==> design.v <==
module if_stage (
    input  wire        clk,
    input  wire        rst_n,
    input  wire        stall,
    input  wire        branch_taken,
    input  wire [18:0] branch_target,
    output reg         ibus_valid,
    output reg  [18:0] ibus_addr,
    input  wire [18:0] ibus_rdata,
    output reg  [18:0] pc,
    output reg  [18:0] instruction
);
    always @(posedge clk or negedge rst_n) begin
        if (!rst_n) begin
            pc          <= 19'd0;
            ibus_valid  <= 1'b0;
        end
        else if (!stall) begin
            pc <= branch_taken ? branch_target : pc + 19'd1;
            ibus_valid <= 1'b1;
            ibus_addr  <= pc;
        end
    end
    always @(posedge clk or negedge rst_n) begin
        if (!rst_n)
            instruction <= 19'd0;
        else if (ibus_valid)
            instruction <= ibus_rdata;
    end
endmodule
module id_stage(
    input [18:0] instruction,
    output [4:0] opcode,
    output [2:0] rd,
    output [2:0] rs1,
    output [2:0] rs2,
    output [14:0] immediate,
    output reg [1:0] prediction
);
    assign opcode = instruction[18:14];
    assign rd = instruction[13:11];
    assign rs1 = instruction[10:8];
    assign rs2 = instruction[7:5];
    assign immediate = instruction[14:0];
    always @(*) begin
        case(opcode)
            5'b01010, 5'b01011, 5'b01100: prediction = 2'b10;  
            default: prediction = 2'b00;  
        endcase
    end
endmodule
module regfile(
    input clk,
    input [2:0] rd_addr,
    input [2:0] rs1_addr,
    input [2:0] rs2_addr,
    input [18:0] wb_data,
    input reg_write,
    output [18:0] rs1_data,
    output [18:0] rs2_data
);
    reg [18:0] registers [0:7];
    always @(posedge clk) begin
        if (reg_write && rd_addr != 0)
            registers[rd_addr] <= wb_data;
    end
    assign rs1_data = (rs1_addr == 3'd0) ? 19'd0 : registers[rs1_addr];
    assign rs2_data = (rs2_addr == 3'd0) ? 19'd0 : registers[rs2_addr];
endmodule
module alu(
    input [4:0] opcode,
    input [18:0] operand_a,
    input [18:0] operand_b,
    output reg [18:0] result,
    output reg zero_flag,
    output reg div_by_zero
);
    always @(*) begin
        result = 19'd0;
        div_by_zero = 1'b0;
        case(opcode)
            5'b00000: result = operand_a + operand_b;
            5'b00001: result = operand_a - operand_b;
            5'b00010: result = operand_a * operand_b;
            5'b00011: begin
                div_by_zero = (operand_b == 0);
                result = (operand_b == 0) ? 19'h7FFFF : operand_a / operand_b;
            end
            5'b00100: result = operand_a & operand_b;
            5'b00101: result = operand_a | operand_b;
            5'b00110: result = operand_a ^ operand_b;
            5'b00111: result = ~operand_a;
            5'b01000: result = operand_a + 1;
            5'b01001: result = operand_a - 1;
        endcase
        zero_flag = (result == 0);
    end
endmodule
module cpu_core (
    input  wire        clk,
    input  wire        rst_n,
    output reg         bus_valid,
    output reg         bus_write,
    output reg  [18:0] bus_addr,
    output reg  [18:0] bus_wdata,
    input  wire [18:0] bus_rdata
);
    wire [18:0] if_pc;
    wire [18:0] if_instr;
    wire [4:0]  opcode;
    wire [2:0]  rd, rs1, rs2;
    wire [14:0] imm;
    wire [18:0] rs1_data, rs2_data;
    wire [18:0] alu_result;
    wire        zero_flag;
    wire        div_by_zero;
    wire [18:0] wb_data;
    wire        reg_write;
    wire is_load  = (opcode == 5'b01000);
    wire is_store = (opcode == 5'b01001);
    wire mem_access = is_load | is_store;
    if_stage ifs (
        .clk(clk),
        .rst_n(rst_n),
        .stall(mem_access),           
        .branch_taken(1'b0),
        .branch_target(19'd0),
        .ibus_valid(),                
        .ibus_addr(),                 
        .ibus_rdata(bus_rdata),
        .pc(if_pc),
        .instruction(if_instr)
    );
    id_stage id (
        .instruction(if_instr),
        .opcode(opcode),
        .rd(rd),
        .rs1(rs1),
        .rs2(rs2),
        .immediate(imm),
        .prediction()
    );
    regfile rf (
        .clk(clk),
        .rd_addr(rd),
        .rs1_addr(rs1),
        .rs2_addr(rs2),
        .wb_data(wb_data),
        .reg_write(reg_write),
        .rs1_data(rs1_data),
        .rs2_data(rs2_data)
    );
    alu alu_u (
        .opcode(opcode),
        .operand_a(rs1_data),
        .operand_b(rs2_data),
        .result(alu_result),
        .zero_flag(zero_flag),
        .div_by_zero(div_by_zero)
    );
always @(*) begin
    bus_valid = mem_access;
    bus_write = is_store;
    bus_addr  = alu_result;
    bus_wdata = rs2_data;
end
    assign wb_data =
        (is_load)  ? bus_rdata :
                     alu_result;
    assign reg_write = ~is_store & ~is_load;
endmodule
==> run.sh <==
#!/bin/bash
# the make line also repeats each setting of config.mk as NAME=value (left out here)
make -C /OpenROAD-flow-scripts/flow DESIGN_CONFIG=/design/flow/config.mk WORK_HOME=/design/flow/orfs CLKGATE_MAP_FILE= finish
==> config.mk <==
export PLATFORM = sky130hd
export DESIGN_NAME = cpu_core
export DESIGN_NICKNAME = cpu_core
export VERILOG_FILES = /design/flow/design.v
export SDC_FILE = /design/flow/constraint.sdc
export NUM_CORES = 4
export LEC_CHECK = 0
export CAP_MARGIN = 20
export CORE_MARGIN = 2
export CORE_UTILIZATION = 66
export MAX_ROUTING_LAYER = met4
export SETUP_SLACK_MARGIN = -2.0
export SLEW_MARGIN = 20
export TNS_END_PERCENT = 5
==> constraint.sdc <==
create_clock -name core_clock -period 39.9 [get_ports {clk}]
set_input_delay 7.9800 -clock core_clock [delete_from_list [all_inputs] [get_ports {clk}]]
set_output_delay 7.9800 -clock core_clock [all_outputs]
set_load 0.01 [all_outputs]
==> impl_metrics.toml, run 1 <==
# physical design summary
[status]
status = "aborted with a tool error"
stop_stage = "global routing"
stop_error = "[ERROR GRT-0232] Routing congestion too high. Check the congestion heatmap in the GUI."

[logic_synthesis]
edf_count = 143
synthFlopType = "edfxtp_1"
synth_area_um2 = 26090
ys_types = 99
yosysWarnings = 5
avgSynthCellArea_um2 = 8.629
synth-adder-area-share_pct = 24.58
compound_area_share_pct = 21.63
synth.logic.top_family = "adder cells"
syn_inst = 3023
most_common_cell = "ha_1"
top_cells_by_area = "edfxtp_1, ha_1, fa_1"
xor_share_pct = 4.964
synthTopCellsByCount = "ha_1, nand2_1, inv_1"
simple_gate_share_pct = 15.47
yosys.area.top_type_share_pct = 16.46
async_flop_share_pct = 9.494
postSynthSeqShare_pct = 17.90
yosysChipArea_um2 = 26090
ys_cells = 3023
mux_share_pct = 9.578
top_area_cell = "edfxtp_1"
ys_ff = 158

[die]
ioPinCount = 61
dieArea_um2 = 41130
num_rows = 72
die_h_um = 202.8
dieWidth_um = 202.8
coreArea_um2 = 38830
fp_util_pct = 67.19

[placement]
io_buffer_count = 60
place_hpwl_um = 87320
post-place-cells = 4266
finalWeightedCongestion = 1.152
place_ws_ns = -3.319

[clock_network]
htree_levels = 4
root_buffer = "clkbuf_16"
clkSinkCount = 158
cts.path.max_buffers = 2
postCtsHoldBufs = 0
cts-buffers-inserted = 17

[grt]
track_usage_pct = 73.71
gr-total-overflow = 53
routing by layer:
layer	overflow	global-route usage (%)
met5	-	-
met4	19	65.82
met3	7	54.32
met2	25	91.93
met1	2	73.93
stage by stage:
step | cell area, um2 | util (%)
2_1_floorplan | 26200 | -
3_3_place_gp | 32930 | 84.81
3_5_place_dp | 32940 | 84.83
4_1_cts | 33920 | 87.37
timing repair:
action / in CTS
gates resized: 59
pin swaps: 18
setup buffers: 9
cloned: 0
endpoints found under the setup margin: 2
==> run 2, diff against run 1 <==
CORE_UTILIZATION = 58   (was 66)
MAX_ROUTING_LAYER = unset   (was met4)
SETUP_SLACK_MARGIN = unset   (was -2.0)
TNS_END_PERCENT = unset   (was 5)
clock period = 37.3 ns   (was 39.9 ns; I/O delays follow)
==> run 2 against run 1 <==
  * The run again fails in global routing
  * Synthesized area is the same
  * Synthesized cell count is the same
  * Die area grew 14%
==> impl_metrics.toml, run 2 <==
# physical design summary
[status]
status = "aborted with a tool error"
stop_stage = "global routing"
stop_error = "[ERROR GRT-0232] Routing congestion too high. Check the congestion heatmap in the GUI."

[logic_synthesis]
async_flop_share_pct = 9.494
synth-adder-area-share_pct = 24.58
postSynthSeqShare_pct = 17.90
synthFlopType = "edfxtp_1"
synthTopCellsByCount = "ha_1, nand2_1, inv_1"
ys_types = 99
most_common_cell = "ha_1"
yosysChipArea_um2 = 26090
edf_count = 143
ys_cells = 3023
top_cells_by_area = "edfxtp_1, ha_1, fa_1"
top_area_cell = "edfxtp_1"
simple_gate_share_pct = 15.47
compound_area_share_pct = 21.63
avgSynthCellArea_um2 = 8.629
mux_share_pct = 9.578
ys_ff = 158
syn_inst = 3023
yosys.area.top_type_share_pct = 16.46
synth_area_um2 = 26090
synth.logic.top_family = "adder cells"
xor_share_pct = 4.964
yosysWarnings = 5

[placement]
io_buffer_count = 60
place_ws_ns = -4.011
finalWeightedCongestion = 1.041
post-place-cells = 4325
place_hpwl_um = 89140

[die]
fp_util_pct = 58.86
coreArea_um2 = 44320
num_rows = 77
die_h_um = 216.1
ioPinCount = 61
dieWidth_um = 216.1
dieArea_um2 = 46690

[clock_network]
cts-buffers-inserted = 17
clkSinkCount = 158
cts.path.max_buffers = 2
root_buffer = "clkbuf_16"
htree_levels = 4
postCtsHoldBufs = 0

[grt]
gr-total-overflow = 1
track_usage_pct = 57.03
run 2: through the flow:
| step | total power [W] | hold WS (ns) | cell area, um2 | TNS, ns |
|---|---|---|---|---|
| after CTS | 0.002871 | 0.7522 | 35700 | -1.862 |
| after floorplan | 0.001654 | 0.5512 | 27040 | -1.625 |
| after detailed placement | 0.002562 | 0.7270 | 33530 | -6.558 |
| after global placement | 0.002469 | 0.6605 | 33520 | -4.552 |
run 2: repair_timing:
item | in CTS
pin swaps | 112
buffers inserted | 83
hold endpoints to repair | 0
gates cloned | 7
resized | 193
setup endpoints to repair | 3
run 2: layer usage:
layer  GRT overflow  track usage (%)
met5              0            4.583
met4              0            49.16
met3              0            23.75
met2              1            83.54
met1              0            63.74
==> run 3, diff against run 2 <==
CELL_PAD_IN_SITES_GLOBAL_PLACEMENT = 3   (was unset)
CORE_ASPECT_RATIO = 0.93   (was unset)
CORE_UTILIZATION = 62   (was 58)
CTS_CLUSTER_DIAMETER = 343   (was unset)
GPL_ROUTABILITY_DRIVEN = 0   (was unset)
GPL_TIMING_DRIVEN = 0   (was unset)
MIN_ROUTING_LAYER = met2   (was unset)
PLACE_DENSITY_LB_ADDON = 0.17   (was unset)
SETUP_SLACK_MARGIN = 2.5   (was unset)
SLEW_MARGIN = 30   (was 20)
TNS_END_PERCENT = 55   (was unset)
clock period = 43.2 ns   (was 37.3 ns; I/O delays follow)
==> run 3 against run 2 <==
  * Synthesized area unchanged
  * Synthesized cell count stayed put
  * Die area shrank 6.3%
  * The flow stops in global placement without I/O
==> impl_metrics.toml, run 3 <==
# physical design summary
[status]
status = "aborted with a tool error"
stop_stage = "global placement without I/O"
stop_error = "[ERROR FLW-0024] Place density exceeds 1.0 (current PLACE_DENSITY_LB_ADDON =  0.17). Please check if the value of  PLACE_DENSITY_LB_ADDON is between 0 and 0.99."

[logic_synthesis]
simple_gate_share_pct = 15.47
ys_cells = 3023
ys_ff = 158
mux_share_pct = 9.578
top_area_cell = "edfxtp_1"
yosys.area.top_type_share_pct = 16.46
avgSynthCellArea_um2 = 8.629
xor_share_pct = 4.964
postSynthSeqShare_pct = 17.90
edf_count = 143
most_common_cell = "ha_1"
yosysWarnings = 5
syn_inst = 3023
synthTopCellsByCount = "ha_1, nand2_1, inv_1"
compound_area_share_pct = 21.63
synth.logic.top_family = "adder cells"
synth-adder-area-share_pct = 24.58
ys_types = 99
async_flop_share_pct = 9.494
top_cells_by_area = "edfxtp_1, ha_1, fa_1"
synthFlopType = "edfxtp_1"
synth_area_um2 = 26090
yosysChipArea_um2 = 26090

[die]
dieWidth_um = 216.7
num_rows = 72
dieArea_um2 = 43730
coreArea_um2 = 41530
fp_util_pct = 62.81
die_h_um = 201.8
==> run 4, diff against run 3 <==
CELL_PAD_IN_SITES_DETAIL_PLACEMENT = 2   (was unset)
CELL_PAD_IN_SITES_GLOBAL_PLACEMENT = 0   (was 3)
CORE_ASPECT_RATIO = unset   (was 0.93)
CORE_MARGIN = 6   (was 2)
CORE_UTILIZATION = 48   (was 62)
CTS_CLUSTER_DIAMETER = 65   (was 343)
GPL_ROUTABILITY_DRIVEN = unset   (was 0)
GPL_TIMING_DRIVEN = unset   (was 0)
PLACE_DENSITY_LB_ADDON = 0.24   (was 0.17)
SETUP_SLACK_MARGIN = 5.0   (was 2.5)
SLEW_MARGIN = 10   (was 30)
TNS_END_PERCENT = unset   (was 55)
clock period = 49.8 ns   (was 43.2 ns; I/O delays follow)
==> run 4 against run 3 <==
  * The flow stops in clock tree synthesis
  * Die area is 37% higher
  * Synthesized cell count stayed put
  * Synthesized area stayed put
==> impl_metrics.toml, run 4 <==
# physical design summary
[die]
dieArea_um2 = 60090
fp_util_pct = 49.15
coreArea_um2 = 53080
ioPinCount = 61
dieWidth_um = 245.1
die_h_um = 245.1
num_rows = 84

[logic_synthesis]
synthTopCellsByCount = "ha_1, nand2_1, inv_1"
most_common_cell = "ha_1"
edf_count = 143
synth_area_um2 = 26090
postSynthSeqShare_pct = 17.90
xor_share_pct = 4.964
simple_gate_share_pct = 15.47
top_cells_by_area = "edfxtp_1, ha_1, fa_1"
yosysWarnings = 5
top_area_cell = "edfxtp_1"
synthFlopType = "edfxtp_1"
mux_share_pct = 9.578
ys_types = 99
yosysChipArea_um2 = 26090
syn_inst = 3023
compound_area_share_pct = 21.63
synth.logic.top_family = "adder cells"
synth-adder-area-share_pct = 24.58
ys_ff = 158
avgSynthCellArea_um2 = 8.629
async_flop_share_pct = 9.494
ys_cells = 3023
yosys.area.top_type_share_pct = 16.46

[placement]
place_hpwl_um = 117900
finalWeightedCongestion = 1.154
post-place-cells = 3769
place_ws_ns = -4.129
io_buffer_count = 60

[status]
stop_error = "[ERROR DPL-0033] detailed placement checks failed during check placement."
status = "aborted with a tool error"
stop_stage = "clock tree synthesis"
[run 4: metrics by stage]
stage | util [%] | area [um2]
2_1_floorplan | - | 26170
3_3_place_gp | 52.85 | 28050
3_5_place_dp | 52.85 | 28050
==> run 5, diff against run 4 <==
ABC_AREA = 1   (was unset)
CELL_PAD_IN_SITES_DETAIL_PLACEMENT = unset   (was 2)
CELL_PAD_IN_SITES_GLOBAL_PLACEMENT = unset   (was 0)
CORE_ASPECT_RATIO = 0.5   (was unset)
CORE_MARGIN = 9   (was 6)
CORE_UTILIZATION = 42   (was 48)
CTS_CLUSTER_DIAMETER = 289   (was 65)
CTS_CLUSTER_SIZE = 98   (was unset)
HOLD_SLACK_MARGIN = 0.18   (was unset)
MIN_ROUTING_LAYER = unset   (was met2)
PLACE_DENSITY = 0.36   (was unset)
PLACE_DENSITY_LB_ADDON = unset   (was 0.24)
SETUP_SLACK_MARGIN = -2.0   (was 5.0)
SLEW_MARGIN = 20   (was 10)
TNS_END_PERCENT = 5   (was unset)
clock period = 45.0 ns   (was 49.8 ns; I/O delays follow)
==> run 5 against run 4 <==
  * Now clean on timing, DRC and antenna
  * Synthesized area fell by 0.56%
  * Synthesized cell count is 21% higher
  * Die area increased by 19%
==> impl_metrics.toml, run 5 <==
# physical design summary
[routing]
drt-total-wl_um = 97430
vias = 24560
drt_first_pass_iters = 8
ant_nets = 0
via_per_inst = 5.219
wl_per_cell_um = 20.70
drc = 0
drt-initial-drc-count = 1904

[worst_setup_path]
start_kind = "flip-flop"
cp_top_family = "simple AND/OR/NAND/NOR gates"
startpoint = "ifs.instruction[5]"
cp_num_buf_inv = 37
slowest_stage = "dfrtp_4"
critPathKind = "flip-flop to output port"
cp.arrival_ns = 34.87
reg2reg_from = "ifs.instruction[5]"
crit_fanout = 24
worstPathRequired_ns = 36.00
critPathMostFrequentCell = "nand2_1"
setup.worst_path.end_class = "output port"
reg2reg_to = "rf.registers[5][0]"
cp-endpoint = "bus_addr[0]"
reg2reg_slack_ns = 9.99
worst_r2r_path_depth = 288
crit_cells = 287
slowest_delay_ns = 0.56

[job]
maxCapViolCount = 0
warnings = 54

[worst_hold_path]
hp-start = "ifs.instruction[18]"
hp-class = "flip-flop to flip-flop"
min_to = "ifs.instruction[18]"
whs_path_depth = 2

[placement]
io_buffer_count = 60
placed_area_um2 = 28540
finalWeightedCongestion = 0.9102
post-place-cells = 4630
place_hpwl_um = 72080

[power]
cellLeakagePower_nw = 15.73
maxPowerGroup = "combinational logic"
clkPwrFrac_pct = 9.5
irDropWorstVdd_mv = 0.05691
comb_power_share_pct = 77.8
p_sw_share_pct = 50.76
internal_power_w = 0.0007466
p_seq_share_pct = 12.7
comb_cell_power_w = 0.00118
p_sw_w = 0.0007698
p_per_area_nw_per_um2 = 50.22
powerSeq_w = 0.000193
powerClk_w = 0.000144
power_w = 0.001516

[grt]
track_usage_pct = 26.09
gr-total-overflow = 0
grt_pass1_wl_um = 144100
grt_start_max_net_pins = 49
antenna_found_initial = 0
grt_pass1_vias = 22990

[logic_synthesis]
mux_share_pct = 0
synthTopCellsByCount = "nand2_1, inv_1, ha_1"
simple_gate_share_pct = 25.08
synth.logic.top_family = "simple AND/OR/NAND/NOR gates"
top_cells_by_area = "edfxtp_1, ha_1, nand2_1"
ys_ff = 167
ys_cells = 3651
synthFlopType = "edfxtp_1"
edf_count = 152
synth-adder-area-share_pct = 24.71
yosysWarnings = 5
syn_inst = 3651
yosys.area.top_type_share_pct = 17.60
postSynthSeqShare_pct = 19.04
ys_types = 65
yosysChipArea_um2 = 25940
top_area_cell = "edfxtp_1"
avgSynthCellArea_um2 = 7.105
xor_share_pct = 5.233
most_common_cell = "nand2_1"
synth_area_um2 = 25940
compound_area_share_pct = 14.14
async_flop_share_pct = 8.982

[final_timing]
period_needed_ns = 43.87
drv_slew = 0
hold_slack_ns = 0.5057
grt_setup_unrepaired = "true"
hold_viol = 0
skew_ns = 0.008243
setup_viol = 0
maxSlewHeadroom_pct = 24.16
period_used_pct = 97.50
fmax_mhz = 22.79
worst_slew_pin_slew_ns = 1.136

[die]
ioPinCount = 61
dieWidth_um = 369.5
coreArea_um2 = 60140
num_rows = 63
dieArea_um2 = 71580
die_h_um = 193.7
fp_util_pct = 43.13

[clock_network]
cts-buffers-inserted = 17
cts_tree = "built"
root_buffer = "clkbuf_16"
cts.path.max_buffers = 2
clkLatencyLatePin_ns = 0.44
postCtsHoldBufs = 0
clkSinkCount = 167
clk_pin_slew_worst_paths_ns = 0.06
htree_levels = 4

[layout]
final_cells = 4706
fillCellCount = 6072
area_delta_synth_final_pct = 16.40
fin_area_um2 = 30200
fin_nets = 4339
fin_util_pct = 50.20

[status]
status = "finished clean"
-- run 5: repair_timing --
action,CTS,global route
endpoints found under the setup margin,0,2
buffers inserted,0,46
gates resized,0,193
-- run 5: metal layers --
metal | track usage, % | routed length [um] | vias up
li1 | - | - | 12130
met4 | 5.817 | 2232 | 0
met3 | 2.208 | 5603 | 119
met5 | 0 | 0 | -
met1 | 38.35 | 46930 | 11600
met2 | 41.08 | 42660 | 713
-- run 5: through the flow --
step                worst slack (ns)  TNS [ns]
floorplan                      1.548         0
global placement              0.2105         0
detailed placement           -0.6062   -0.6062
CTS                           -1.231    -1.375
global route                  -2.496    -4.144
finish                         1.126         0
-- run 5: layout make-up --
| cell class | count | area [um2] | area share [%] |
|---|---|---|---|
| Multi-Input combinational cell | 2756 | 18650 | 61.76 |
| Timing Repair Buffer | 313 | 2618 | 8.669 |
| Antenna cell | 1 | 2.502 | 0.008287 |
| Tap cell | 812 | 1016 | 3.365 |
| Clock inverter | 11 | 131.4 | 0.4351 |
| Sequential cell | 167 | 4950 | 16.39 |
| Clock buffer | 21 | 440.4 | 1.459 |
| Inverter | 624 | 2379 | 7.877 |
| Timing Repair inverter | 1 | 11.26 | 0.03729 |
==> run 6, diff against run 5 <==
CORE_MARGIN = 10   (was 9)
CORE_UTILIZATION = 40   (was 42)
CTS_CLUSTER_DIAMETER = 335   (was 289)
CTS_CLUSTER_SIZE = 93   (was 98)
SLEW_MARGIN = 0   (was 20)
==> run 6 against run 5 <==
  * Utilization down 3.0 points
  * Fmax about the same
  * Combinational power is essentially flat
  * Global-route usage shrank 1.1 points
  * Register-to-register slack worse by 0.09 ns
  * Clock power is 3% lower
  * Total power shrank 1.1%
==> impl_metrics.toml, run 6 <==
# physical design summary
[placement]
place_hpwl_um = 73080
io_buffer_count = 60
finalWeightedCongestion = 0.8951
post-place-cells = 4683

[worst_setup_path]
reg2reg_to = "rf.registers[5][0]"
cp-endpoint = "bus_addr[0]"
worstPathRequired_ns = 36.00
critPathMostFrequentCell = "nand2_1"
crit_cells = 294
cp.arrival_ns = 34.88
worst_r2r_path_depth = 295
slowest_delay_ns = 0.55
cp_num_buf_inv = 32
crit_fanout = 9
critPathKind = "flip-flop to output port"
startpoint = "ifs.instruction[5]"
setup.worst_path.end_class = "output port"
start_kind = "flip-flop"
reg2reg_from = "ifs.instruction[5]"
slowest_stage = "dfrtp_4"
cp_top_family = "AND-OR/OR-AND gates"
reg2reg_slack_ns = 9.90

[power]
comb_power_share_pct = 77.9
powerSeq_w = 0.000192
p_sw_share_pct = 51.14
maxPowerGroup = "combinational logic"
cellLeakagePower_nw = 15.62
p_seq_share_pct = 12.8
clkPwrFrac_pct = 9.3
internal_power_w = 0.0007327
powerClk_w = 0.000139
p_sw_w = 0.0007668
irDropWorstVdd_mv = 0.03338
comb_cell_power_w = 0.00117
p_per_area_nw_per_um2 = 49.95

[logic_synthesis]
simple_gate_share_pct = 25.08
top_cells_by_area = "edfxtp_1, ha_1, nand2_1"
synth.logic.top_family = "simple AND/OR/NAND/NOR gates"
synth-adder-area-share_pct = 24.71
synthTopCellsByCount = "nand2_1, inv_1, ha_1"
ys_ff = 167
yosysChipArea_um2 = 25940
xor_share_pct = 5.233
ys_types = 65
postSynthSeqShare_pct = 19.04
ys_cells = 3651
yosys.area.top_type_share_pct = 17.60
edf_count = 152
yosysWarnings = 5
synth_area_um2 = 25940
avgSynthCellArea_um2 = 7.105
synthFlopType = "edfxtp_1"
most_common_cell = "nand2_1"
compound_area_share_pct = 14.14
async_flop_share_pct = 8.982
top_area_cell = "edfxtp_1"
syn_inst = 3651
mux_share_pct = 0

[clock_network]
htree_levels = 4
cts_tree = "built"
clkSinkCount = 167
clkLatencyLatePin_ns = 0.43
cts.path.max_buffers = 2
postCtsHoldBufs = 0
clk_pin_slew_worst_paths_ns = 0.07
cts-buffers-inserted = 17
root_buffer = "clkbuf_16"

[job]
warnings = 54
maxCapViolCount = 0

[routing]
num_antenna_cells = 0
vias = 24400
wl_per_cell_um = 20.59
drt-initial-drc-count = 1908
drc = 0
drt-total-wl_um = 97780
drt_first_pass_iters = 6
via_per_inst = 5.139
ant_nets = 0

[die]
num_rows = 65
ioPinCount = 61
fp_util_pct = 40.79
dieArea_um2 = 76060
dieWidth_um = 380.1
coreArea_um2 = 63600
die_h_um = 200.1

[final_timing]
period_used_pct = 97.52
setup_viol = 0
grt_setup_unrepaired = "true"
maxSlewHeadroom_pct = 19.14
fin_tns_setup_ns = 0
hold_viol = 0
drv_slew = 0
fmax_mhz = 22.79
worst_slew_pin_slew_ns = 1.194
period_needed_ns = 43.88
hold_slack_ns = 0.5241
skew_ns = 0.01012

[layout]
fin_nets = 4323
area_delta_synth_final_pct = 15.71
final_cells = 4748
fin_util_pct = 47.20
fillCellCount = 6642

[worst_hold_path]
whs_path_depth = 2
hp-class = "flip-flop to flip-flop"
hp-start = "ifs.instruction[18]"
min_to = "ifs.instruction[18]"

[grt]
grt_start_max_net_pins = 60
track_usage_pct = 25.03
grt_pass1_vias = 23210
gr-total-overflow = 0
antenna_found_initial = 2
grt_pass1_wl_um = 145300

[status]
status = "finished clean"
==> run 6: metrics by stage <==
step / cell area [um2] / setup slack (ns) / power (W)
floorplan: 26010 / 1.548 / 0.0009781
global placement: 28610 / 0.1050 / 0.001281
detailed placement: 28640 / -0.6196 / 0.001284
CTS: 29190 / -1.269 / 0.001429
global route: 30020 / -2.637 / 0.001660
finish: 30020 / 1.117 / 0.001500
==> run 6: layer usage <==
layer	up-vias	track usage, %	share of wire, %
met5	-	0	0
met4	0	5.054	1.9
met3	111	2.763	5.9
met2	634	40.51	44
met1	11570	35.89	49
li1	12090	-	-
==> run 6: repair_timing <==
item	CTS	global route
endpoints found under the hold margin	0	0
gates resized	0	140
setup buffers	0	37
endpoints found under the setup margin	0	2
==> run 6: layout make-up <==
type,instances,area (um2),share of cell area [%]
timing repair buffer,298,2530,8.428
multi-input combinational,2756,18550,61.79
tap,871,1090,3.631
sequential,167,4946,16.48
clock inverter,13,112.6,0.3751
inverter,624,2357,7.853
clock buffer,19,432.9,1.442
==> run 7, diff against run 6 <==
ABC_AREA = unset   (was 1)
CORE_ASPECT_RATIO = unset   (was 0.5)
CORE_MARGIN = 2   (was 10)
CORE_UTILIZATION = 72   (was 40)
CTS_CLUSTER_DIAMETER = unset   (was 335)
CTS_CLUSTER_SIZE = 31   (was 93)
HOLD_SLACK_MARGIN = unset   (was 0.18)
PLACE_DENSITY = unset   (was 0.36)
PLACE_DENSITY_LB_ADDON = 0.0   (was unset)
SETUP_SLACK_MARGIN = unset   (was -2.0)
SLEW_MARGIN = 20   (was 0)
TNS_END_PERCENT = unset   (was 5)
clock period = 11.7 ns   (was 45.0 ns; I/O delays follow)
==> run 7 against run 6 <==
  * The run now fails in clock tree synthesis
  * Synthesized area is 0.56% higher
  * Synthesized cell count is 17% lower
  * Die area is 50% lower
==> impl_metrics.toml, run 7 <==
# physical design summary
[status]
status = "aborted with a tool error"
stop_stage = "clock tree synthesis"
stop_error = "[ERROR DPL-0038] Utilization greater than 100%, impossible to legalize"

[logic_synthesis]
mux_share_pct = 9.578
edf_count = 143
compound_area_share_pct = 21.63
yosysWarnings = 5
simple_gate_share_pct = 15.47
avgSynthCellArea_um2 = 8.629
synthFlopType = "edfxtp_1"
xor_share_pct = 4.964
yosysChipArea_um2 = 26090
top_area_cell = "edfxtp_1"
syn_inst = 3023
synthTopCellsByCount = "ha_1, nand2_1, inv_1"
most_common_cell = "ha_1"
top_cells_by_area = "edfxtp_1, ha_1, fa_1"
synth.logic.top_family = "adder cells"
ys_cells = 3023
postSynthSeqShare_pct = 17.90
ys_types = 99
async_flop_share_pct = 9.494
yosys.area.top_type_share_pct = 16.46
synth_area_um2 = 26090
ys_ff = 158
synth-adder-area-share_pct = 24.58

[placement]
io_buffer_count = 60
finalWeightedCongestion = 1.181
place_hpwl_um = 103100
placed_area_um2 = 34020
post-place-cells = 4266

[die]
fp_util_pct = 73.16
ioPinCount = 61
dieArea_um2 = 37770
coreArea_um2 = 35660
num_rows = 69
die_h_um = 194.3
dieWidth_um = 194.3
-- run 7: stage by stage --
step                      power (W)  worst slack [ns]  TNS [ns]
after floorplan            0.005299            -22.10  -1047.98
after global placement     0.007725            -22.66  -1054.54
after detailed placement   0.008516            -25.83  -1284.07
==> run 8, diff against run 7 <==
ABC_AREA = 1   (was unset)
CELL_PAD_IN_SITES_GLOBAL_PLACEMENT = 3   (was unset)
CORE_MARGIN = 9   (was 2)
CORE_UTILIZATION = 69   (was 72)
CTS_CLUSTER_SIZE = unset   (was 31)
GPL_ROUTABILITY_DRIVEN = 0   (was unset)
PLACE_DENSITY = 0.76   (was unset)
PLACE_DENSITY_LB_ADDON = unset   (was 0.0)
SETUP_SLACK_MARGIN = 5.0   (was unset)
TNS_END_PERCENT = 30   (was unset)
clock period = 45.0 ns   (was 11.7 ns; I/O delays follow)
==> run 8 against run 7 <==
  * The run fails in global placement without I/O
  * Synthesized cell count increased by 21%
  * Synthesized area decreased by 0.56%
  * Die area is 19% higher
==> impl_metrics.toml, run 8 <==
# physical design summary
[logic_synthesis]
edf_count = 152
synth.logic.top_family = "simple AND/OR/NAND/NOR gates"
simple_gate_share_pct = 25.08
ys_cells = 3651
yosys.area.top_type_share_pct = 17.60
top_area_cell = "edfxtp_1"
most_common_cell = "nand2_1"
mux_share_pct = 0
compound_area_share_pct = 14.14
yosysWarnings = 5
ys_types = 65
ys_ff = 167
synth-adder-area-share_pct = 24.71
xor_share_pct = 5.233
avgSynthCellArea_um2 = 7.105
async_flop_share_pct = 8.982
postSynthSeqShare_pct = 19.04
synth_area_um2 = 25940
synthTopCellsByCount = "nand2_1, inv_1, ha_1"
syn_inst = 3651
top_cells_by_area = "edfxtp_1, ha_1, nand2_1"
synthFlopType = "edfxtp_1"
yosysChipArea_um2 = 25940

[status]
stop_stage = "global placement without I/O"
status = "aborted with a tool error"
stop_error = "[ERROR GPL-0301] Utilization 162.264 % exceeds 100%."

[die]
dieArea_um2 = 44900
dieWidth_um = 211.9
coreArea_um2 = 36870
fp_util_pct = 70.35
die_h_um = 211.9
num_rows = 70
==> run 9, diff against run 8 <==
ABC_AREA = unset   (was 1)
CELL_PAD_IN_SITES_GLOBAL_PLACEMENT = unset   (was 3)
CORE_MARGIN = 2   (was 9)
CORE_UTILIZATION = 68   (was 69)
CTS_CLUSTER_DIAMETER = 335   (was unset)
CTS_CLUSTER_SIZE = 37   (was unset)
GPL_ROUTABILITY_DRIVEN = unset   (was 0)
PLACE_DENSITY = 0.62   (was 0.76)
SETUP_SLACK_MARGIN = unset   (was 5.0)
TNS_END_PERCENT = 5   (was 30)
clock period = 40.6 ns   (was 45.0 ns; I/O delays follow)
==> run 9 against run 8 <==
  * The flow stops in global routing
  * Synthesized cell count is 17% lower
  * Synthesized area is 0.56% higher
  * Die area is 11% lower
==> impl_metrics.toml, run 9 <==
# physical design summary
[status]
status = "aborted with a tool error"
stop_stage = "global routing"
stop_error = "[ERROR GRT-0232] Routing congestion too high. Check the congestion heatmap in the GUI."

[clock_network]
cts.path.max_buffers = 2
root_buffer = "clkbuf_16"
clkSinkCount = 158
postCtsHoldBufs = 0
cts-buffers-inserted = 17
htree_levels = 4

[die]
coreArea_um2 = 37760
die_h_um = 199.9
num_rows = 71
fp_util_pct = 69.09
ioPinCount = 61
dieArea_um2 = 39940
dieWidth_um = 199.9

[logic_synthesis]
synth_area_um2 = 26090
synth.logic.top_family = "adder cells"
edf_count = 143
xor_share_pct = 4.964
avgSynthCellArea_um2 = 8.629
ys_cells = 3023
yosys.area.top_type_share_pct = 16.46
ys_types = 99
top_area_cell = "edfxtp_1"
synth-adder-area-share_pct = 24.58
yosysWarnings = 5
mux_share_pct = 9.578
synthTopCellsByCount = "ha_1, nand2_1, inv_1"
top_cells_by_area = "edfxtp_1, ha_1, fa_1"
synthFlopType = "edfxtp_1"
compound_area_share_pct = 21.63
syn_inst = 3023
most_common_cell = "ha_1"
postSynthSeqShare_pct = 17.90
yosysChipArea_um2 = 26090
async_flop_share_pct = 9.494
simple_gate_share_pct = 15.47
ys_ff = 158

[grt]
track_usage_pct = 90.96
gr-total-overflow = 789

[placement]
io_buffer_count = 60
place_hpwl_um = 78810
finalWeightedCongestion = 1.108
post-place-cells = 4020
run 9: stage by stage:
| stage | worst slack, ns | power, W | cell area, um2 |
|---|---|---|---|
| after detailed placement | -1.680 | 0.002201 | 31300 |
| after floorplan | 0.01043 | 0.001488 | 26460 |
| after CTS | 0.00004263 | 0.002483 | 33080 |
| after global placement | -0.3125 | 0.002116 | 31300 |
run 9: routing by layer:
metal,overflow,global-route usage (%)
met1,49,87.22
met3,48,82.34
met4,228,95.14
met5,7,60.37
met2,457,103.2
run 9: timing repair:
item | CTS
buffers inserted | 54
endpoints found under the setup margin | 2
pin swaps | 77
gates resized | 152
cloned | 1
hold endpoints to repair | 0
==> run 10, diff against run 9 <==
ABC_AREA = 1   (was unset)
CORE_UTILIZATION = 72   (was 68)
CTS_CLUSTER_DIAMETER = 248   (was 335)
CTS_CLUSTER_SIZE = 80   (was 37)
PLACE_DENSITY = unset   (was 0.62)
PLACE_DENSITY_LB_ADDON = 0.04   (was unset)
SETUP_SLACK_MARGIN = 3.75   (was unset)
TNS_END_PERCENT = unset   (was 5)
clock period = 26.5 ns   (was 40.6 ns; I/O delays follow)
==> run 10 against run 9 <==
  * The flow stops in clock tree synthesis
  * Synthesized area fell by 0.56%
  * Synthesized cell count rose by 21%
  * Die area fell by 6.0%
==> impl_metrics.toml, run 10 <==
# physical design summary
[status]
status = "aborted with a tool error"
stop_stage = "clock tree synthesis"
stop_error = "[ERROR DPL-0033] detailed placement checks failed during check placement."

[logic_synthesis]
postSynthSeqShare_pct = 19.04
synth-adder-area-share_pct = 24.71
synth.logic.top_family = "simple AND/OR/NAND/NOR gates"
compound_area_share_pct = 14.14
most_common_cell = "nand2_1"
ys_ff = 167
synth_area_um2 = 25940
ys_cells = 3651
mux_share_pct = 0
top_cells_by_area = "edfxtp_1, ha_1, nand2_1"
top_area_cell = "edfxtp_1"
yosysChipArea_um2 = 25940
ys_types = 65
async_flop_share_pct = 8.982
edf_count = 152
synthTopCellsByCount = "nand2_1, inv_1, ha_1"
yosysWarnings = 5
syn_inst = 3651
yosys.area.top_type_share_pct = 17.60
xor_share_pct = 5.233
avgSynthCellArea_um2 = 7.105
synthFlopType = "edfxtp_1"
simple_gate_share_pct = 25.08

[placement]
placed_area_um2 = 32010
place_hpwl_um = 78090
io_buffer_count = 60
finalWeightedCongestion = 1.068
place_ws_ns = -15.37

[die]
die_h_um = 193.8
num_rows = 69
dieArea_um2 = 37560
dieWidth_um = 193.8
coreArea_um2 = 35480
ioPinCount = 61
fp_util_pct = 73.11
run 10: through the flow:
stage	std cells	hold WS (ns)	total power [W]	util [%]	setup TNS [ns]
detailed placement	4731	0.5055	0.002640	90.21	-300.28
global placement	4731	0.4898	0.002456	90.21	-161.94
floorplan	3669	0.4654	0.001715	-	-170.71
==> run 11, diff against run 10 <==
CAP_MARGIN = 10   (was 20)
CORE_UTILIZATION = 67   (was 72)
CTS_CLUSTER_DIAMETER = 331   (was 248)
CTS_CLUSTER_SIZE = 31   (was 80)
GPL_ROUTABILITY_DRIVEN = 1   (was unset)
GPL_TIMING_DRIVEN = 1   (was unset)
PLACE_DENSITY_LB_ADDON = unset   (was 0.04)
SETUP_SLACK_MARGIN = 5.0   (was 3.75)
SLEW_MARGIN = 5   (was 20)
clock period = 43.2 ns   (was 26.5 ns; I/O delays follow)
==> run 11 against run 10 <==
  * Synthesized area unchanged
  * The run fails in global routing
  * Die area increased by 7.3%
  * Synthesized cell count unchanged
==> impl_metrics.toml, run 11 <==
# physical design summary
[logic_synthesis]
synthFlopType = "edfxtp_1"
ys_cells = 3651
async_flop_share_pct = 8.982
xor_share_pct = 5.233
simple_gate_share_pct = 25.08
edf_count = 152
top_area_cell = "edfxtp_1"
synth.logic.top_family = "simple AND/OR/NAND/NOR gates"
ys_ff = 167
synth-adder-area-share_pct = 24.71
postSynthSeqShare_pct = 19.04
compound_area_share_pct = 14.14
ys_types = 65
top_cells_by_area = "edfxtp_1, ha_1, nand2_1"
most_common_cell = "nand2_1"
yosysWarnings = 5
yosysChipArea_um2 = 25940
avgSynthCellArea_um2 = 7.105
syn_inst = 3651
mux_share_pct = 0
yosys.area.top_type_share_pct = 17.60
synth_area_um2 = 25940
synthTopCellsByCount = "nand2_1, inv_1, ha_1"

[grt]
track_usage_pct = 64.38
gr-total-overflow = 10

[status]
stop_error = "[ERROR GRT-0232] Routing congestion too high. Check the congestion heatmap in the GUI."
stop_stage = "global routing"
status = "aborted with a tool error"

[die]
fp_util_pct = 67.44
dieWidth_um = 200.8
num_rows = 72
die_h_um = 200.8
dieArea_um2 = 40310
coreArea_um2 = 38470
ioPinCount = 61

[clock_network]
cts-buffers-inserted = 17
postCtsHoldBufs = 0
root_buffer = "clkbuf_16"
htree_levels = 4
cts.path.max_buffers = 2
clkSinkCount = 167

[placement]
finalWeightedCongestion = 1.059
io_buffer_count = 60
place_hpwl_um = 67710
## run 11: metrics by stage
stage                     setup slack (ns)  cells  instance area, um2  utilization, %  power (W)
after CTS                           0.7547   4518               30720           79.87   0.001597
after detailed placement            -1.435   4293               28160           73.21   0.001314
after global placement              0.2987   4293               28160           73.21   0.001272
after floorplan                      1.232   3669               26350               -   0.001044
## run 11: timing repair
item                                    CTS
resized                                 126
endpoints found under the setup margin    4
pin swaps                               135
buffers inserted                        190
cloned                                    3
## run 11: layer usage
layer / GRT overflow / global-route usage, %
met5: 0 / 10.12
met4: 3 / 61.98
met3: 0 / 37.68
met2: 7 / 88.08
met1: 0 / 67.33
==> run 12, diff against run 11 <==
CAP_MARGIN = 20   (was 10)
CORE_UTILIZATION = 72   (was 67)
CTS_CLUSTER_DIAMETER = 372   (was 331)
GPL_ROUTABILITY_DRIVEN = unset   (was 1)
GPL_TIMING_DRIVEN = unset   (was 1)
HOLD_SLACK_MARGIN = 0.28   (was unset)
PLACE_DENSITY_LB_ADDON = 0.1   (was unset)
SETUP_SLACK_MARGIN = 2.94   (was 5.0)
SLEW_MARGIN = 20   (was 5)
clock period = 11.7 ns   (was 43.2 ns; I/O delays follow)
==> run 12 against run 11 <==
  * The flow stops in clock tree synthesis
  * Synthesized cell count is the same
  * Die area shrank 6.8%
  * Synthesized area is the same
==> impl_metrics.toml, run 12 <==
# physical design summary
[status]
status = "aborted with a tool error"
stop_stage = "clock tree synthesis"
stop_error = "[ERROR DPL-0038] Utilization greater than 100%, impossible to legalize"

[placement]
io_buffer_count = 60
finalWeightedCongestion = 1.115
placed_area_um2 = 32110
place_hpwl_um = 78490
post-place-cells = 4743

[logic_synthesis]
yosys.area.top_type_share_pct = 17.60
most_common_cell = "nand2_1"
synth.logic.top_family = "simple AND/OR/NAND/NOR gates"
mux_share_pct = 0
yosysChipArea_um2 = 25940
postSynthSeqShare_pct = 19.04
avgSynthCellArea_um2 = 7.105
ys_ff = 167
yosysWarnings = 5
synthFlopType = "edfxtp_1"
top_cells_by_area = "edfxtp_1, ha_1, nand2_1"
edf_count = 152
syn_inst = 3651
synth-adder-area-share_pct = 24.71
ys_cells = 3651
async_flop_share_pct = 8.982
xor_share_pct = 5.233
ys_types = 65
compound_area_share_pct = 14.14
top_area_cell = "edfxtp_1"
simple_gate_share_pct = 25.08
synthTopCellsByCount = "nand2_1, inv_1, ha_1"
synth_area_um2 = 25940

[die]
ioPinCount = 61
dieWidth_um = 193.8
coreArea_um2 = 35480
die_h_um = 193.8
dieArea_um2 = 37560
fp_util_pct = 73.11
num_rows = 69
-- run 12: per-stage QoR --
step                worst slack [ns]  TNS (ns)
floorplan                     -23.74  -1138.77
global placement              -23.50  -1136.54
detailed placement            -27.19  -1420.73
==> run 13, diff against run 12 <==
ABC_AREA = 0   (was 1)
CELL_PAD_IN_SITES_GLOBAL_PLACEMENT = 3   (was unset)
CORE_UTILIZATION = 33   (was 72)
CTS_CLUSTER_DIAMETER = 174   (was 372)
CTS_CLUSTER_SIZE = unset   (was 31)
GPL_ROUTABILITY_DRIVEN = 0   (was unset)
GPL_TIMING_DRIVEN = 0   (was unset)
HOLD_SLACK_MARGIN = unset   (was 0.28)
MAX_ROUTING_LAYER = met5   (was unset)
MIN_ROUTING_LAYER = met2   (was unset)
PLACE_DENSITY_LB_ADDON = 0.11   (was 0.1)
SETUP_SLACK_MARGIN = unset   (was 2.94)
TNS_END_PERCENT = 70   (was unset)
clock period = 61.7 ns   (was 11.7 ns; I/O delays follow)
==> run 13 against run 12 <==
  * The layout now fails its checks (design-rule violations)
  * Synthesized area rose by 0.56%
  * Die area rose by 120%
  * Synthesized cell count fell by 17%
==> impl_metrics.toml, run 13 <==
# physical design summary
[status]
status = "complete, but fails checks"
so.violations = "design-rule violations"

[clock_network]
cts_tree = "built"
clk_pin_slew_worst_paths_ns = 0.07
cts.path.max_buffers = 2
postCtsHoldBufs = 0
cts-buffers-inserted = 17
clkLatencyLatePin_ns = 0.44
htree_levels = 4
clkSinkCount = 158
root_buffer = "clkbuf_16"

[power]
powerClk_w = 0.000102
p_sw_share_pct = 55.33
p_per_area_nw_per_um2 = 51.09
p_sw_w = 0.0008332
comb_power_share_pct = 84.2
cellLeakagePower_nw = 12.57
comb_cell_power_w = 0.00127
powerSeq_w = 0.000136
irDropWorstVdd_mv = 0.07956
clkPwrFrac_pct = 6.7
p_seq_share_pct = 9.0
maxPowerGroup = "combinational logic"
internal_power_w = 0.0006726

[worst_setup_path]
crit_fanout = 10
worst_r2r_path_depth = 169
slowest_delay_ns = 0.82
critPathMostFrequentCell = "a21oi_1"
slowest_stage = "o21ai_1"
cp_num_buf_inv = 24
reg2reg_from = "ifs.instruction[5]"
setup.worst_path.end_class = "output port"
startpoint = "ifs.instruction[5]"
cp-endpoint = "bus_addr[0]"
critPathKind = "flip-flop to output port"
worstPathRequired_ns = 49.36
reg2reg_slack_ns = 15.33
start_kind = "flip-flop"
cp_top_family = "AND-OR/OR-AND gates"
reg2reg_to = "rf.registers[2][0]"
crit_cells = 170
cp.arrival_ns = 46.76

[logic_synthesis]
top_area_cell = "edfxtp_1"
mux_share_pct = 9.578
most_common_cell = "ha_1"
synth_area_um2 = 26090
avgSynthCellArea_um2 = 8.629
synth.logic.top_family = "adder cells"
synthFlopType = "edfxtp_1"
yosysChipArea_um2 = 26090
async_flop_share_pct = 9.494
ys_cells = 3023
ys_types = 99
synthTopCellsByCount = "ha_1, nand2_1, inv_1"
syn_inst = 3023
top_cells_by_area = "edfxtp_1, ha_1, fa_1"
postSynthSeqShare_pct = 17.90
synth-adder-area-share_pct = 24.58
yosys.area.top_type_share_pct = 16.46
xor_share_pct = 4.964
compound_area_share_pct = 21.63
edf_count = 143
ys_ff = 158
yosysWarnings = 5
simple_gate_share_pct = 15.47

[worst_hold_path]
hp-start = "ifs.instruction[12]"
min_to = "ifs.instruction[12]"
hp-class = "flip-flop to flip-flop"
whs_path_depth = 1

[routing]
drt-initial-drc-count = 8183
drt-total-wl_um = 125200
via_per_inst = 8.195
ant_nets = 0
met3_length_um = 51530
wl_met1_um = 0
vias = 34760
drt_first_pass_iters = 54
wl_per_cell_um = 29.52
top_layer = "met5"
drc = 4
route.met2.wl_um = 57050

[final_timing]
maxSlewHeadroom_pct = 8.872
skew_ns = 0.01609
setup_viol = 0
fmax_mhz = 16.92
grt_setup_unrepaired = "false"
worst_slew_pin_slew_ns = 1.367
hold_viol = 0
period_needed_ns = 59.10
drv_slew = 0
period_used_pct = 95.78

[grt]
grt_start_max_net_pins = 25
grt_pass1_wl_um = 177500
grt_pass1_vias = 37830
gr-total-overflow = 0
track_usage_pct = 45.16
antenna_found_initial = 3

[placement]
place_hpwl_um = 96030
post-place-cells = 4190
io_buffer_count = 60

[layout]
fillCellCount = 8169
fin_nets = 3624
final_cells = 4241
area_delta_synth_final_pct = 12.98
fin_util_pct = 37.49

[die]
ioPinCount = 61
fp_util_pct = 33.18
dieArea_um2 = 81310
coreArea_um2 = 78610
dieWidth_um = 285.2
num_rows = 103
die_h_um = 285.2

[job]
warnings = 51
maxCapViolCount = 0
## run 13: layout make-up
type | count | area (um2) | share of cell area (%)
Antenna cell | 13 | 32.53 | 0.1104
Buffer | 128 | 578.1 | 1.961
Clock buffer | 24 | 504.2 | 1.711
Clock inverter | 8 | 50.05 | 0.1698
Inverter | 261 | 979.7 | 3.324
Multi-Input combinational cell | 2482 | 20160 | 68.40
Sequential cell | 158 | 4669 | 15.84
Tap cell | 1050 | 1314 | 4.458
Timing Repair Buffer | 117 | 1185 | 4.020
## run 13: per-layer routing
layer	track usage (%)	up-vias
met4	10.94	61
met2	52.16	10350
li1	-	11280
met1	-	11610
met3	59.85	1462
met5	23.43	-
## run 13: what timing repair did
action                     in CTS  in global routing
gates resized                   3                 68
pin swaps                       1                  1
buffers inserted                2                  4
setup endpoints to repair       1                  2
## run 13: through the flow
| step | area [um2] | worst slack (ns) | setup TNS, ns | hold WS (ns) | total power [W] |
|---|---|---|---|---|---|
| floorplan | 26120 | 13.43 | 0 | 0.5512 | 0.0009655 |
| global placement | 28030 | -2.049 | -2.049 | 0.5819 | 0.001324 |
| detailed placement | 28700 | -0.4305 | -0.4305 | 0.6369 | 0.001340 |
| CTS | 29280 | 0.01778 | 0 | 0.6535 | 0.001448 |
| global route | 29440 | 0.01116 | 0 | 0.6787 | 0.001622 |
| finish | 29470 | 2.602 | 0 | 0.6633 | 0.001506 |
==> run 14, diff against run 13 <==
ABC_AREA = 1   (was 0)
CELL_PAD_IN_SITES_GLOBAL_PLACEMENT = unset   (was 3)
CORE_UTILIZATION = 40   (was 33)
CTS_CLUSTER_DIAMETER = unset   (was 174)
GPL_ROUTABILITY_DRIVEN = unset   (was 0)
GPL_TIMING_DRIVEN = unset   (was 0)
MAX_ROUTING_LAYER = unset   (was met5)
MIN_ROUTING_LAYER = unset   (was met2)
PLACE_DENSITY_LB_ADDON = unset   (was 0.11)
clock period = 45.0 ns   (was 61.7 ns; I/O delays follow)
==> run 14 against run 13 <==
  * The run now finishes clean
  * Synthesized area shrank 0.56%
  * Die area decreased by 18%
  * Clock skew is 0.0078 ns lower
  * Synthesized cell count is 21% higher
  * Critical path depth rose by 126
  * First-iteration DRC count fell by 68%
  * Global-route usage shrank 19 points
  * Register-to-register slack got worse by 5.1 ns
  * Final area increased by 7.2%
  * Critical path type unchanged
==> impl_metrics.toml, run 14 <==
# physical design summary
[logic_synthesis]
ys_cells = 3651
ys_ff = 167
avgSynthCellArea_um2 = 7.105
synthTopCellsByCount = "nand2_1, inv_1, ha_1"
synth_area_um2 = 25940
xor_share_pct = 5.233
synthFlopType = "edfxtp_1"
simple_gate_share_pct = 25.08
ys_types = 65
yosysChipArea_um2 = 25940
async_flop_share_pct = 8.982
yosysWarnings = 5
top_cells_by_area = "edfxtp_1, ha_1, nand2_1"
mux_share_pct = 0
syn_inst = 3651
yosys.area.top_type_share_pct = 17.60
synth-adder-area-share_pct = 24.71
most_common_cell = "nand2_1"
postSynthSeqShare_pct = 19.04
synth.logic.top_family = "simple AND/OR/NAND/NOR gates"
compound_area_share_pct = 14.14
top_area_cell = "edfxtp_1"
edf_count = 152

[die]
dieWidth_um = 258.7
die_h_um = 258.7
ioPinCount = 61
num_rows = 93
fp_util_pct = 40.39
dieArea_um2 = 66910
coreArea_um2 = 64230

[worst_setup_path]
reg2reg_from = "ifs.instruction[5]"
setup.worst_path.end_class = "output port"
slowest_stage = "dfrtp_4"
slowest_delay_ns = 0.51
startpoint = "ifs.instruction[5]"
critPathMostFrequentCell = "nand2_2"
crit_cells = 296
cp.arrival_ns = 34.59
cp_top_family = "AND-OR/OR-AND gates"
worstPathRequired_ns = 36.00
cp-endpoint = "bus_addr[0]"
worst_r2r_path_depth = 297
reg2reg_slack_ns = 10.26
crit_fanout = 8
critPathKind = "flip-flop to output port"
reg2reg_to = "rf.registers[0][0]"
start_kind = "flip-flop"
cp_num_buf_inv = 34

[power]
p_seq_share_pct = 12.1
comb_cell_power_w = 0.00125
comb_power_share_pct = 78.5
p_per_area_nw_per_um2 = 50.35
maxPowerGroup = "combinational logic"
p_sw_w = 0.0008033
cellLeakagePower_nw = 16.05
powerSeq_w = 0.000192
powerClk_w = 0.000150
clkPwrFrac_pct = 9.5
p_sw_share_pct = 50.49
internal_power_w = 0.0007877
irDropWorstVdd_mv = 0.03317

[clock_network]
clkSinkCount = 167
cts-buffers-inserted = 17
htree_levels = 4
cts_tree = "built"
postCtsHoldBufs = 0
cts.path.max_buffers = 2
clkLatencyLatePin_ns = 0.44
clk_pin_slew_worst_paths_ns = 0.07
root_buffer = "clkbuf_16"

[routing]
ant_nets = 0
vias = 25440
drt-initial-drc-count = 2628
drt-total-wl_um = 93160
wl_per_cell_um = 19.44
drc = 0
drt_first_pass_iters = 8
via_per_inst = 5.307

[final_timing]
hold_viol = 0
grt_setup_unrepaired = "true"
skew_ns = 0.008257
hold_slack_ns = 0.5684
drv_slew = 0
worst_slack_ns = 1.407
maxSlewHeadroom_pct = 16.35
period_used_pct = 96.87
fin_tns_setup_ns = 0
period_needed_ns = 43.59
setup_viol = 0
worst_slew_pin_slew_ns = 1.223
fmax_mhz = 22.94

[grt]
grt_start_max_net_pins = 59
grt_pass1_wl_um = 136900
track_usage_pct = 26.65
grt_pass1_vias = 23270
antenna_found_initial = 0
gr-total-overflow = 0

[status]
status = "finished clean"

[placement]
finalWeightedCongestion = 0.9498
io_buffer_count = 60
place_hpwl_um = 66220
post-place-cells = 4626
place_ws_ns = -0.7703

[layout]
fin_nets = 4383
fin_util_pct = 49.19
area_delta_synth_final_pct = 21.81
final_cells = 4793

[worst_hold_path]
hp-start = "ifs.instruction[18]"
min_to = "ifs.instruction[18]"
whs_path_depth = 2
hp-class = "flip-flop to flip-flop"

[job]
warnings = 52
maxCapViolCount = 0
[run 14: area by class of cell]
class,count,area (um2)
Inverter,624,2381
Timing Repair inverter,1,7.507
Clock inverter,13,156.4
Antenna cell,1,2.502
Clock buffer,19,432.9
Tap cell,855,1070
Multi-Input combinational cell,2756,19380
Sequential cell,167,4947
Fill cell,6302,32630
Timing Repair Buffer,357,3219
[run 14: repair_timing]
item	4_1_cts	5_1_grt
resized	42	346
buffers inserted	14	110
cloned	1	10
setup endpoints to repair	2	3
pin swaps	13	238
[run 14: metal layers]
| layer | vias to the layer above | part of all wire, % | global-route usage (%) |
|---|---|---|---|
| met3 | 192 | 8.8 | 4.597 |
| met5 | - | 0 | 0 |
| li1 | 12230 | - | - |
| met2 | 1097 | 43 | 41.53 |
| met4 | 0 | 3.8 | 9.088 |
| met1 | 11910 | 44 | 37.21 |
[run 14: stage by stage]
step           power (W)  cell area, um2
2_1_floorplan  0.0009781           26010
6_report        0.001591           31600
3_5_place_dp    0.001249           28310
4_1_cts         0.001429           29220
5_1_grt         0.001734           31600
3_3_place_gp    0.001247           28280
==> run 15, diff against run 14 <==
CORE_UTILIZATION = 72   (was 40)
CTS_CLUSTER_DIAMETER = 363   (was unset)
CTS_CLUSTER_SIZE = 31   (was unset)
HOLD_SLACK_MARGIN = 0.3   (was unset)
PLACE_DENSITY_LB_ADDON = 0.1   (was unset)
TNS_END_PERCENT = unset   (was 70)
clock period = 9.45 ns   (was 45.0 ns; I/O delays follow)
==> run 15 against run 14 <==
  * The run now fails in clock tree synthesis
  * Die area shrank 44%
  * Synthesized area is the same
  * Synthesized cell count is the same
==> impl_metrics.toml, run 15 <==
# physical design summary
[status]
stop_stage = "clock tree synthesis"
status = "aborted with a tool error"
stop_error = "[ERROR DPL-0038] Utilization greater than 100%, impossible to legalize"

[logic_synthesis]
avgSynthCellArea_um2 = 7.105
top_area_cell = "edfxtp_1"
async_flop_share_pct = 8.982
yosys.area.top_type_share_pct = 17.60
compound_area_share_pct = 14.14
synthTopCellsByCount = "nand2_1, inv_1, ha_1"
mux_share_pct = 0
ys_cells = 3651
synth_area_um2 = 25940
syn_inst = 3651
postSynthSeqShare_pct = 19.04
simple_gate_share_pct = 25.08
yosysWarnings = 5
synth.logic.top_family = "simple AND/OR/NAND/NOR gates"
edf_count = 152
xor_share_pct = 5.233
yosysChipArea_um2 = 25940
most_common_cell = "nand2_1"
synth-adder-area-share_pct = 24.71
ys_types = 65
top_cells_by_area = "edfxtp_1, ha_1, nand2_1"
synthFlopType = "edfxtp_1"
ys_ff = 167

[die]
dieArea_um2 = 37560
ioPinCount = 61
dieWidth_um = 193.8
num_rows = 69
coreArea_um2 = 35480
die_h_um = 193.8
fp_util_pct = 73.11

[placement]
finalWeightedCongestion = 1.146
place_hpwl_um = 78520
io_buffer_count = 60
placed_area_um2 = 32350
place_ws_ns = -28.73
post-place-cells = 4777
[run 15: per-stage QoR]
stage / hold WS (ns) / setup TNS [ns]
floorplan: 0.4654 / -1379.06
global placement: 0.5008 / -1378.96
detailed placement: 0.5074 / -1644.31
Power and IR drop assume default switching activity.
